==> inputs of run a <==
Design mainModule, start of the top module:
module mainModule(
		input clk, input reset,
		output [31:0] imem_addr, input [31:0] imem_data,
		output wb_alu_we, output [2:0] wb_alu_rd, output [31:0] wb_alu_data,
		output wb_mem_we, output [2:0] wb_mem_rd, output [7:0] wb_mem_data,
		output [3:0] flags
	);
	wire IF_flush, ID_flush, EX_flush; 
	wire pcWrite, p1_pipeline_regWrite;
	wire p2_pipeline_regWrite, p2_pipeline_stall;
	wire hu_pcWrite, hu_p1_regWrite, hu_stall;
	wire p3_pipeline_regWrite = 1'b1;
	wire [1:0]  f_mem_reg_rn_sel, f_alu_reg_rm_sel, f_alu_reg_rn_sel;	 
	wire [1:0] f_mem_reg_rd_sel;
	wire f_memStage_mem_rd_sel;
	wire [31:0] p2_pc_branchTarget, pc_jumpTarget; 
	wire [1:0] pcSrc;
	wire [15:0] p1_aluInstr, p1_memInstr;  
	wire [31:0] p1_pc_plus4;
	IFStage the_IFStage(
		clk, reset, p1_pipeline_regWrite, IF_flush, 
		pcWrite, 	p2_pc_branchTarget, pc_jumpTarget, 
		pcSrc,  
		p1_aluInstr, p1_memInstr, p1_pc_plus4,
		imem_addr, imem_data
	);
	wire p2_memRead, p2_memWrite, p2_alu_regWrite, p2_mem_regWrite, p2_flag_regWrite;
	wire p2_aluOp, p2_aluSrcB;
	wire p2_isBranch, p2_isJump; 
	wire p3_memRead, p3_memWrite, p3_alu_regWrite, p3_mem_regWrite;
	wire p4_alu_regWrite, p4_mem_regWrite;
  ...
export LEC_CHECK = 0
export CAP_MARGIN = 20
export CORE_MARGIN = 2
export CORE_UTILIZATION = 72
export CTS_CLUSTER_SIZE = 14
export PLACE_DENSITY = 0.6
export SETUP_SLACK_MARGIN = 0.5
export SLEW_MARGIN = 20
create_clock -name core_clock -period 5.92 [get_ports {clk}]
run.sh (not shown) runs the stock make flow with config.mk's settings and CLKGATE_MAP_FILE=.
==> run b (differences from run a) <==
CORE_ASPECT_RATIO = 0.5   (was unset)
CTS_CLUSTER_DIAMETER = 352   (was unset)
CTS_CLUSTER_SIZE = 100   (was 14)
PLACE_DENSITY = 0.41   (was 0.6)
SETUP_SLACK_MARGIN = 1.0   (was 0.5)
==> flow/constraint.sdc (replaced) <==
create_clock -name core_clock -period 3.31 [get_ports {clk}]
set_input_delay 0.6620 -clock core_clock [delete_from_list [all_inputs] [get_ports {clk}]]
set_output_delay 0.6620 -clock core_clock [all_outputs]
set_load 0.01 [all_outputs]
==> run c (differences from run a) <==
CORE_UTILIZATION = 60   (was 72)
CTS_CLUSTER_SIZE = unset   (was 14)
SETUP_SLACK_MARGIN = unset   (was 0.5)
==> flow/constraint.sdc (replaced) <==
create_clock -name core_clock -period 6.5 [get_ports {clk}]
set_input_delay 1.3000 -clock core_clock [delete_from_list [all_inputs] [get_ports {clk}]]
set_output_delay 1.3000 -clock core_clock [all_outputs]
set_load 0.01 [all_outputs]
==> run d (differences from run a) <==
CORE_ASPECT_RATIO = 1.07   (was unset)
CORE_UTILIZATION = 40   (was 72)
CTS_CLUSTER_DIAMETER = 380   (was unset)
CTS_CLUSTER_SIZE = 13   (was 14)
HOLD_SLACK_MARGIN = -0.08   (was unset)
PLACE_DENSITY = unset   (was 0.6)
SETUP_SLACK_MARGIN = unset   (was 0.5)
==> flow/constraint.sdc (replaced) <==
create_clock -name core_clock -period 10.0 [get_ports {clk}]
set_input_delay 2.0000 -clock core_clock [delete_from_list [all_inputs] [get_ports {clk}]]
set_output_delay 2.0000 -clock core_clock [all_outputs]
set_load 0.01 [all_outputs]
==> impl_metrics.py <==
# Metrics from the implementation run
metrics = {
    "run_status": {
        "so_faults": "setup timing",
        "status": "finished with violations",
    },
    "timing": {
        "setup_slack_ns": -0.191,
        "setup_viol": 1,
    },
}
the above is filed under run a

==> impl_metrics.py <==
# Metrics from the implementation run
metrics = {
    "yosys": {
        "synthArstFlopShare_pct": 0,
    },
    "timing": {
        "setup_slack_ns": 0.153,
        "setup_viol": 0,
    },
    "grt": {
        "grt_pass1_wl_um": 190000,
    },
    "worst_setup_path": {
        "endpoint": "theEXStage.p3.reg_flag_z.d0.q",
    },
    "power": {
        "p_int_mw": 8.65,
    },
    "run_status": {
        "status": "timing/DRC/antenna clean",
    },
    "finish": {
        "syn_to_final_growth_pct": 11.3,
    },
}
the above is filed under run c

==> impl_metrics.py <==
# Metrics from the implementation run
metrics = {
    "run_status": {
        "status": "timing/DRC/antenna clean",
    },
    "floorplan": {
        "fp.dieW_um": 285,
        "nWellTaps": 1120,
    },
    "timing": {
        "setup_viol": 0,
        "post-route-period-util_pct": 81.0,
        "setup_slack_ns": 1.90,
    },
    "worst_setup_path": {
        "r2r_setup_slack_ns": 1.90,
    },
    "clocking": {
        "cts_tree": "done",
    },
}
the above is filed under run d

==> impl_metrics.py <==
# Metrics from the implementation run
metrics = {
    "floorplan": {
        "fp_util_pct": 72.4,
    },
    "run_status": {
        "stop_stage": "global routing (5_1_grt)",
        "status": "stopped before the end",
    },
    "yosys": {
        "synth_cells": 4433,
        "synthesis.area_um2": 33800,
        "synthTopCellsByCount": "885 x nand2_1, 622 x dfxtp_1, 441 x a21oi_1",
        "synthArstFlopShare_pct": 0,
    },
}
the above is filed under run b


==> build 79: inputs <==
mainModule again, from the RTL that the note above started with.
Settings: LEC_CHECK=0, CAP_MARGIN=35, CELL_PAD_IN_SITES_GLOBAL_PLACEMENT=0, CORE_MARGIN=2, CORE_UTILIZATION=67, CTS_CLUSTER_DIAMETER=245, CTS_CLUSTER_SIZE=19, HOLD_SLACK_MARGIN=0.21, MIN_ROUTING_LAYER=met1, PLACE_DENSITY=0.64, SLEW_MARGIN=20; clock period 6.96 ns.
==> inputs of trial 35, as changes to build 79 <==
CAP_MARGIN = 20   (was 35)
CELL_PAD_IN_SITES_GLOBAL_PLACEMENT = default   (was 0)
CORE_UTILIZATION = 37   (was 67)
CTS_CLUSTER_DIAMETER = default   (was 245)
CTS_CLUSTER_SIZE = default   (was 19)
HOLD_SLACK_MARGIN = default   (was 0.21)
MIN_ROUTING_LAYER = default   (was met1)
PLACE_DENSITY = 0.6   (was 0.64)
==> flow/constraint.sdc (replaced) <==
create_clock -name core_clock -period 11.1 [get_ports {clk}]
set_input_delay 2.2200 -clock core_clock [delete_from_list [all_inputs] [get_ports {clk}]]
set_output_delay 2.2200 -clock core_clock [all_outputs]
set_load 0.01 [all_outputs]
==> comparison table <==
metric                                                                                                 trial 35                        build 79
Share of the core filled by cells before placement                                                        0.374                           0.676
Source of the critical timing path                                         theMEMStage.p4.reg_alu_regWrite.d0.q  theMEMStage.p4.reg_alu_rd.d0.q
Startpoint of the most critical register-to-register path                  theMEMStage.p4.reg_alu_regWrite.d0.q  theMEMStage.p4.reg_alu_rd.d0.q
Max stage delay cell, worst path                                                         sky130_fd_sc_hd__or4_2          sky130_fd_sc_hd__or4_4
1st-iter DRT viols                                                                                         4303                            5457
Design Area, Final                                                                                   0.0374 mm²                      0.0358 mm²
Utilization after layout                                                                                  0.415                           0.716
Final antenna diode count                                                                                     0                               2
Clock tree skew after final layout                                                                    0.0451 ns                       0.0397 ns
Die outline height                                                                                       306 µm                          228 µm
Worst-case reg-to-reg path depth                                                                             24                              21
Clock group total power                                                                                 2.52 mW                         2.28 mW
Maximum number of pins on one net before global-route repair                                                164                              91
Transition at the pin with the smallest max-transition slack                                            1.11 ns                        0.984 ns
DRT met1 WL                                                                                            55300 µm                        44900 µm
Register area                                                                                        0.0125 mm²                      0.0125 mm²
Signal buf overhead                                                                                      0.0490                          0.0631
Total half-perimeter wirelength after legalization and detailed placement                              85000 µm                        78800 µm
Post-Layout Cell Count                                                                                     5438                            4905
Maximum fanout along the worst path                                                                          34                               7
Met2 demand-to-capacity share in global routing                                                           0.436                           0.711
Result of the run                                                                       complete, no violations         complete, no violations
Total routing usage reported by global routing                                                            0.281                           0.456
Buffers outside the clock class                                                                             203                             253
Final nets                                                                                                 4282                            4301
Synthesis-to-finish area growth                                                                           10.9%                           6.02%
Full die area                                                                                        0.0937 mm²                      0.0522 mm²
Power and IR drop assume default switching activity.
